== ember ==
// Optimized_Wallace
module Optimized_Wallace(
    input clk, rst,
    input [15:0] A, B,
    output reg [31:0] PRODUCT
);
make LEC_CHECK=0 CAP_MARGIN=20 CORE_MARGIN=2 CORE_UTILIZATION=40 CTS_CLUSTER_DIAMETER=337 CTS_CLUSTER_SIZE=16 MAX_ROUTING_LAYER=met4 PLACE_DENSITY_LB_ADDON=0.01 SLEW_MARGIN=20 finish   # period 3.0 ns
run.sh (not shown) runs the stock make flow with config.mk's settings and CLKGATE_MAP_FILE=.
ember: PASS, flow complete, no timing, DRC or antenna violations
Modified inputs, juniper compared to ember
Settings: CORE_UTILIZATION now 67, was 40; MAX_ROUTING_LAYER no longer set, was met4; CTS_CLUSTER_SIZE no longer set, was 16; CTS_CLUSTER_DIAMETER no longer set, was 337; PLACE_DENSITY_LB_ADDON no longer set, was 0.01; the clock period (ns, I/O delays scaled along) now 1.42, was 3.0.
### Flow results
- In juniper the implementation ran to completion but is not tape-out ready, as the final checks report setup timing.
- In juniper the number of inserted diodes turned out 1 higher than in ember.
- Diff ember and juniper: number of optimization iterations in the first detailed-route pass lower in ember
- The maximum fanout count along the critical path number comes out lower for ember vs juniper.
- Clock share of power for juniper: 2.4 points up relative to ember
- Run comparison: ember group drawing the most power registers; juniper group drawing the most power combinational logic
- Wire length (higher): juniper
- juniper — growth of design area from synthesis to finish 19 points higher, ember as reference
- Changes observed in juniper relative to ember: number of cells on the worst hold path increased by 3 relative to the old numbers, length in cells of the worst reg-to-reg path decreased by 3 relative to the old numbers, power per cell area increased by 130% relative to the old numbers.
- juniper vs ember on delay of the slowest critical-path stage: juniper is the lower one.
The following lists how onyx was set up differently from juniper:
Settings: ABC_AREA now 1, previously not set; CTS_CLUSTER_DIAMETER now 333, previously not set; CORE_UTILIZATION now 72, was 67; SETUP_SLACK_MARGIN now 0.3, previously not set; the clock period (ns, I/O delays scaled along) now 1.53, was 1.42.
Notes after the runs:
- In the summary table, onyx is marked failed, with error DPL-0033 raised in 4_1_cts.
- From juniper to onyx the numbers moved as follows: half-perimeter wire length after detailed placement +about 18%; share of the yosys chip area belonging to registers -2.8 points; post-synthesis share of cell area spent on and, or, nand and nor gates +1.3 points.
- | area share of fa/ha/maj cells after synthesis | onyx vs juniper | 1.8 points lower |
- Between juniper and onyx, count of cell types in the netlist decreased.
- onyx vs juniper — core utilization before placement rose 4.5 points.
- Compared with juniper, onyx shows total cell area reported by yosys after synthesis that has gone up by a few percent.
- juniper -> onyx: synthesized cell count increased by more than a quarter
- onyx: total core area 0.58% below juniper
- Area fraction in compound gates after synthesis: onyx < juniper
- | die size | onyx vs juniper | about 1.3% lower |
#### Input delta (willow over onyx)
Settings: PLACE_DENSITY_LB_ADDON now 0.01, previously not set; CTS_CLUSTER_SIZE now 75, previously not set; CAP_MARGIN now 0, was 20; GPL_ROUTABILITY_DRIVEN now 0, previously not set; CTS_CLUSTER_DIAMETER now 224, was 333; SETUP_SLACK_MARGIN now 0.18, was 0.3; SLEW_MARGIN now 5, was 20.
Results
Of the runs willow and onyx, none of them finished clean. willow failed in 5_1_grt with GRT-0232. Comparing onyx with willow, the post-synth design cell area came out essentially unchanged. ~same cell count after placement in willow and onyx. Comparing onyx against willow, there is no change at all in synthesized netlist cell count.
Input changes introduced in violet (baseline for comparison: willow):
Settings: CTS_CLUSTER_SIZE: 75 -> unset; ABC_AREA: 1 -> unset; GPL_ROUTABILITY_DRIVEN: 0 -> unset; SETUP_SLACK_MARGIN: 0.18 -> unset; SLEW_MARGIN: 5 -> 20; CAP_MARGIN: 0 -> 20; CTS_CLUSTER_DIAMETER: 224 -> unset; PLACE_DENSITY_LB_ADDON: 0.01 -> unset; CORE_UTILIZATION: 72 -> 71; the clock period (ns, I/O delays scaled along): 1.53 -> 0.906.
### Flow results
In violet the synthesized net count turned out 446 lower than in willow. In the metrics for willow and violet, the one carrying the higher xor and xnor fraction of the mapped netlist area is violet. Of willow and violet, the run reporting the higher minimum setup slack after placement was willow. violet is listed as incomplete: the tool reported an error in 4_1_cts and the run ended there. Summary — post-synthesis share of cell area spent on and, or, nand and nor gates, violet relative to willow: lower, by 1.3 points. Summary: with willow as the reference, core area in violet moved down by a few percent. In the metrics for willow and violet, the one carrying the lower count of different cell masters after synthesis is willow. Relative to willow, number of cell instances after yosys synthesis decreased by about 26% in violet. Note that the cell total after placement recorded for willow amounts to 1.20 times the value seen in violet. Going from willow to violet, chip area line of the yosys report lost 1000 sq um, area after synthesis has decreased, vertical die dimension has decreased.

---

== v49 ==
Optimized_Wallace again, from the RTL that the note above started with.
// Optimized_Wallace
module Optimized_Wallace(
    input clk, rst,
    input [15:0] A, B,
    output reg [31:0] PRODUCT
);
==> flow/config.mk <==
export PLATFORM = sky130hd
export DESIGN_NAME = Optimized_Wallace
export DESIGN_NICKNAME = Optimized_Wallace
export VERILOG_FILES = /design/flow/design.v
export SDC_FILE = /design/flow/constraint.sdc
export NUM_CORES = 4
export LEC_CHECK = 0
export CAP_MARGIN = 40
export CELL_PAD_IN_SITES_DETAIL_PLACEMENT = 1
export CORE_ASPECT_RATIO = 0.84
export CORE_MARGIN = 2
export CORE_UTILIZATION = 33
export CTS_CLUSTER_DIAMETER = 125
export CTS_CLUSTER_SIZE = 24
export MIN_ROUTING_LAYER = met2
export PLACE_DENSITY_LB_ADDON = 0.03
export SETUP_SLACK_MARGIN = 0.59
export SLEW_MARGIN = 20
==> flow/constraint.sdc <==
create_clock -name core_clock -period 3.0 [get_ports {clk}]
set_input_delay 0.6000 -clock core_clock [delete_from_list [all_inputs] [get_ports {clk}]]
set_output_delay 0.6000 -clock core_clock [all_outputs]
set_load 0.01 [all_outputs]
v49 closes out successfully: all stages finished, all timing, DRC and antenna checks passed.
### v49 -> v38
Settings: MIN_ROUTING_LAYER no longer set, was met2; CORE_ASPECT_RATIO no longer set, was 0.84; SETUP_SLACK_MARGIN now -0.06, was 0.59; CELL_PAD_IN_SITES_DETAIL_PLACEMENT no longer set, was 1; CTS_CLUSTER_DIAMETER no longer set, was 125; CORE_UTILIZATION now 70, was 33; PLACE_DENSITY_LB_ADDON no longer set, was 0.03; CAP_MARGIN now 20, was 40; CTS_CLUSTER_SIZE now 25, was 24; the clock period (ns, I/O delays scaled along) now 2.08, was 3.0.
==> results <==
- Every stage of v38 finished as expected; the final checks, on the other hand, flagged negative setup slack, which means the layout fails.
- Looking at startpoint of the most critical setup path, the rcarry[22]$_DFF_PP0_ result is from v49; the rcarry[5]$_DFF_PP0_ one comes from v38.
- Taking v49 as the reference, in v38 design area shows an increase of 1.8%; weighted congestion reported at the end of routability-driven placement shows an increase of 0.069; routed via count divided by cell count shows a reduction of 11%; share of final layout cell area taken by clock buffers and inverters shows an increase of 3.2 points; horizontal die size shows a reduction of about 36%.
- Going from v49 to v38, worst hold-check slack lost 25 ps; core utilization picked up an extra 47 points; worst-case setup margin in the final layout lost 620 ps; routed wire length lost about 17%; average size of a mapped cell neither gained nor lost much.
- In v38, met3 routed wirelength is lower than in v49.
Relative to v38, the following input files were edited for v17:
Settings: PLACE_DENSITY_LB_ADDON newly set to 0.29; CTS_CLUSTER_SIZE changed from 25 to 14; CORE_UTILIZATION changed from 70 to 72; SETUP_SLACK_MARGIN changed from -0.06 to 0.11; the clock period (ns, I/O delays scaled along) changed from 2.08 to 0.81.
[summary]
The final report for v38 shows a completed flow and a layout that fails verification, specifically negative setup slack. Flow for v17 halted at clock tree synthesis (4_1_cts), error code DPL-0038. v17 has area of the core below what v38 had. Cell area reported after detailed placement grows by a few percent when moving from v38 to v17. When v17 is set beside v38, its die extent in y turns out to be 1.4% smaller.
### v17 -> v6
Settings: swapping 14 for 73 in CTS_CLUSTER_SIZE; swapping 0.11 for 0.25 in SETUP_SLACK_MARGIN; putting CTS_CLUSTER_DIAMETER at 188 where nothing was set; swapping 0.29 for 0.27 in PLACE_DENSITY_LB_ADDON; putting ABC_AREA at 1 where nothing was set; swapping 0.81 for 1.55 in the clock period (ns, I/O delays scaled along).
v6: GRT-0232 in global routing (5_1_grt) -> run aborted
Between v17 and v6, the HPWL after detailed placement is lower for v17.
Cmp v17 and v6 / placeable core region / lower: v17
v6 vs v17: chip area in the Yosys report up by a few percent
Looking only at post-synthesis instance total, and setting everything else aside, the lower value of v17 and v6 goes to v17.
The following lists how v14 was set up differently from v6:
Settings: changing CTS_CLUSTER_SIZE from 73 to 58; removing CTS_CLUSTER_DIAMETER (formerly 188); changing SETUP_SLACK_MARGIN from 0.25 to 0.11; setting PLACE_DENSITY to 0.66 for the first time; removing ABC_AREA (formerly 1); removing PLACE_DENSITY_LB_ADDON (formerly 0.27); changing the clock period (ns, I/O delays scaled along) from 1.55 to 0.81.
Findings:
FAIL v14 @ clock tree synthesis (4_1_cts): tool exited with error
v14 vs. v6: routability-driven placement congestion ratio went down by 0.033.
Sequential element share of the synthesized area: v6 and v14 compared, higher one is v14
Across both runs, post-synth design cell area was lower for v14 than for v6.
Going from v6 to v14, the post-synthesis instance total was found to have gone down by 26%.
The lower initial core utilization came out of v6.
Edits applied to the flow inputs when going from v14 to v56:
Settings: a deleted PLACE_DENSITY that had been 0.66; a change of CAP_MARGIN from 20 to 30; a change of CTS_CLUSTER_SIZE from 58 to 24; a change of CORE_UTILIZATION from 72 to 40; a deleted SETUP_SLACK_MARGIN that had been 0.11; an added CORE_ASPECT_RATIO of 0.84; a change of the clock period (ns, I/O delays scaled along) from 0.81 to 3.0.
[summary]
- Area after synthesis came out exactly the same in v14 and v56.
- Placement-stage worst setup slack (v56 over v14): increase, 1720 ps
- v56 has completed all stages; timing, DRC and antenna checks passed.
- What v14 reported for chip area has to be multiplied by 1.8 to get the figure for v56.

---

Starting RTL as in the previous note.
## Optimized_Wallace
module Optimized_Wallace(
    input clk, rst,
    input [15:0] A, B,
    output reg [31:0] PRODUCT
);
Settings: LEC_CHECK=0, CAP_MARGIN=20, CELL_PAD_IN_SITES_DETAIL_PLACEMENT=1, CORE_MARGIN=2, CORE_UTILIZATION=40, GPL_ROUTABILITY_DRIVEN=1, HOLD_SLACK_MARGIN=0.04, SLEW_MARGIN=25; clock period 3.84 ns.
Change:
--- a/flow/config.mk
+++ b/flow/config.mk
@@ -9 +8,0 @@
-export CELL_PAD_IN_SITES_DETAIL_PLACEMENT = 1
@@ -12,3 +11 @@
-export GPL_ROUTABILITY_DRIVEN = 1
-export HOLD_SLACK_MARGIN = 0.04
-export SLEW_MARGIN = 25
+export SLEW_MARGIN = 20
==> flow/constraint.sdc (replaced) <==
create_clock -name core_clock -period 2.74 [get_ports {clk}]
set_input_delay 0.5480 -clock core_clock [delete_from_list [all_inputs] [get_ports {clk}]]
set_output_delay 0.5480 -clock core_clock [all_outputs]
set_load 0.01 [all_outputs]
Combinational power rises by a quarter to a third; final cell count rises slightly; power rises by well over a third; wire length falls by roughly a tenth; design area rises by a few percent; core utilization rises by 1.1 points; clock skew falls by 6.2 ps; setup slack got worse by 680 ps.
Change:
--- a/flow/config.mk
+++ b/flow/config.mk
@@ -10 +10,4 @@
-export CORE_UTILIZATION = 40
+export CORE_UTILIZATION = 72
+export CTS_CLUSTER_SIZE = 14
+export PLACE_DENSITY_LB_ADDON = 0.04
+export SETUP_SLACK_MARGIN = 0.11
==> flow/constraint.sdc (replaced) <==
create_clock -name core_clock -period 0.81 [get_ports {clk}]
set_input_delay 0.1620 -clock core_clock [delete_from_list [all_inputs] [get_ports {clk}]]
set_output_delay 0.1620 -clock core_clock [all_outputs]
set_load 0.01 [all_outputs]
What happened: Now the flow aborted during clock tree synthesis; synthesized area is unchanged; die size goes down by about 44%; synthesized cell count stays the same.
Change:
--- a/flow/config.mk
+++ b/flow/config.mk
@@ -10,4 +10,2 @@
-export CORE_UTILIZATION = 72
-export CTS_CLUSTER_SIZE = 14
-export PLACE_DENSITY_LB_ADDON = 0.04
-export SETUP_SLACK_MARGIN = 0.11
+export CORE_UTILIZATION = 40
+export SETUP_SLACK_MARGIN = 0.54
==> flow/constraint.sdc (replaced) <==
create_clock -name core_clock -period 2.74 [get_ports {clk}]
set_input_delay 0.5480 -clock core_clock [delete_from_list [all_inputs] [get_ports {clk}]]
set_output_delay 0.5480 -clock core_clock [all_outputs]
set_load 0.01 [all_outputs]
=> Now the flow finished with timing, DRC and antenna clean. Synthesized area does not change. Synthesized cell count is unchanged. Die area is higher by well over a third.

---

run 1:
Optimized_Wallace again, from the RTL that the note above started with.
clock: 1.81 ns
lec_check: 0
abc_area: 1
cap_margin: 0
core_margin: 2
core_utilization: 70
cts_cluster_size: 18
place_density: 0.35
setup_slack_margin: 0.52
slew_margin: 20
Run 1 did not finish; the tool stopped in 5_1_grt with error GRT-0232.
[inputs] run 2 vs run 1
Settings: CTS_CLUSTER_SIZE: 18 -> unset; CAP_MARGIN: 0 -> 20; ABC_AREA: 1 -> unset; CORE_UTILIZATION: 70 -> 72; PLACE_DENSITY: 0.35 -> unset; SETUP_SLACK_MARGIN: 0.52 -> 0.11; the clock period (ns, I/O delays scaled along): 1.81 -> 0.858.
==> comparison <==
- Run 2 terminated abnormally: 4_1_cts reported DPL-0038.
- Run 2 ends up with a average size of a mapped cell that is 27% higher than in run 1.
- Compared with run 1, in run 2 fraction of the yosys area taken by sequential cells now sits higher; effective utilization at floorplan moved up; synthesis area per yosys fell by 0.0010 mm².
Modified inputs, run 3 compared to run 2
Settings: SETUP_SLACK_MARGIN no longer set, was 0.11; CORE_UTILIZATION now 40, was 72; the clock period (ns, I/O delays scaled along) now 3.0, was 0.858.
### Flow results
- Run 3 did not stop at any stage, and its layout met the timing, DRC and antenna checks.
- Higher placed cell area was reported by run 2, not run 3.
- Starting utilization of the core area was lower in run 3 than in run 2.
- Width of the chip, run 2 and run 3: higher on run 3
- Comparing run 2 against run 3, there is no change at all in multiplexer area fraction after synthesis.
- [compare] base=run 2 new=run 3: placeable core region now sits higher; die footprint climbed about 80%; tally of buffers added on design ports ~0 delta.
- Status: total cells reported by yosys after synthesis parity (run 3, run 2)
- Run 3 vs run 2: vertical die size up by more than a quarter
Inputs modified between run 3 and run 4:
Settings: putting CTS_CLUSTER_DIAMETER at 86 where nothing was set; swapping 20 for 40 in CAP_MARGIN; putting SETUP_SLACK_MARGIN at 0.59 where nothing was set; putting CTS_CLUSTER_SIZE at 24 where nothing was set; putting CORE_ASPECT_RATIO at 0.84 where nothing was set.
Notes after the runs:
The final layout from run 4, which completed every stage, passed the timing, DRC and antenna checks at the end of the flow. There was hardly any difference in core utilization between run 3 and run 4. Comparing run 4 and run 3, the higher final instance area is on run 4. Going from run 3 to run 4, number of placed instances with taps included grew slightly. Run 4 vs. run 3: worst hold path stage count essentially unchanged; maximum clock frequency moved up; number of nets at the end of the flow rose by about 0.8%; worst hold slack climbed 0.0066 ns; post-synthesis mux area share now sits at about the same level.
Input changes introduced in run 5 (baseline for comparison: run 4):
Settings: CORE_ASPECT_RATIO removed (was 0.84); SETUP_SLACK_MARGIN changed from 0.59 to 0.46; CORE_UTILIZATION changed from 40 to 70; CAP_MARGIN changed from 40 to 0; CTS_CLUSTER_SIZE changed from 24 to 25; ABC_AREA newly set to 1; CTS_CLUSTER_DIAMETER removed (was 86); the clock period (ns, I/O delays scaled along) changed from 3.0 to 1.57.
==> comparison <==
Taking run 4 as the reference point, the final RePlAce weighted congestion of run 5 rises by 12%. Measured against run 5, the row count of run 4 comes out at 1.17 times the reference value. Run 5 got as far as 5_1_grt, where a tool error ended the run. On area of the mapped netlist: between run 4 and run 5, it ends up higher for run 5. Compare run 4 and run 5 | synthesized cell count lower: run 4. What run 4 reported for yosys synthesis chip area has to be multiplied by 1.06 to get the figure for run 5. When run 5 is measured against run 4, its placed instance area turns out about 10% higher. When run 5 is set beside run 4, its starting density of the core turns out to be 30 points larger.
Power figures rest on the tool's default switching activity, not on a simulated workload.
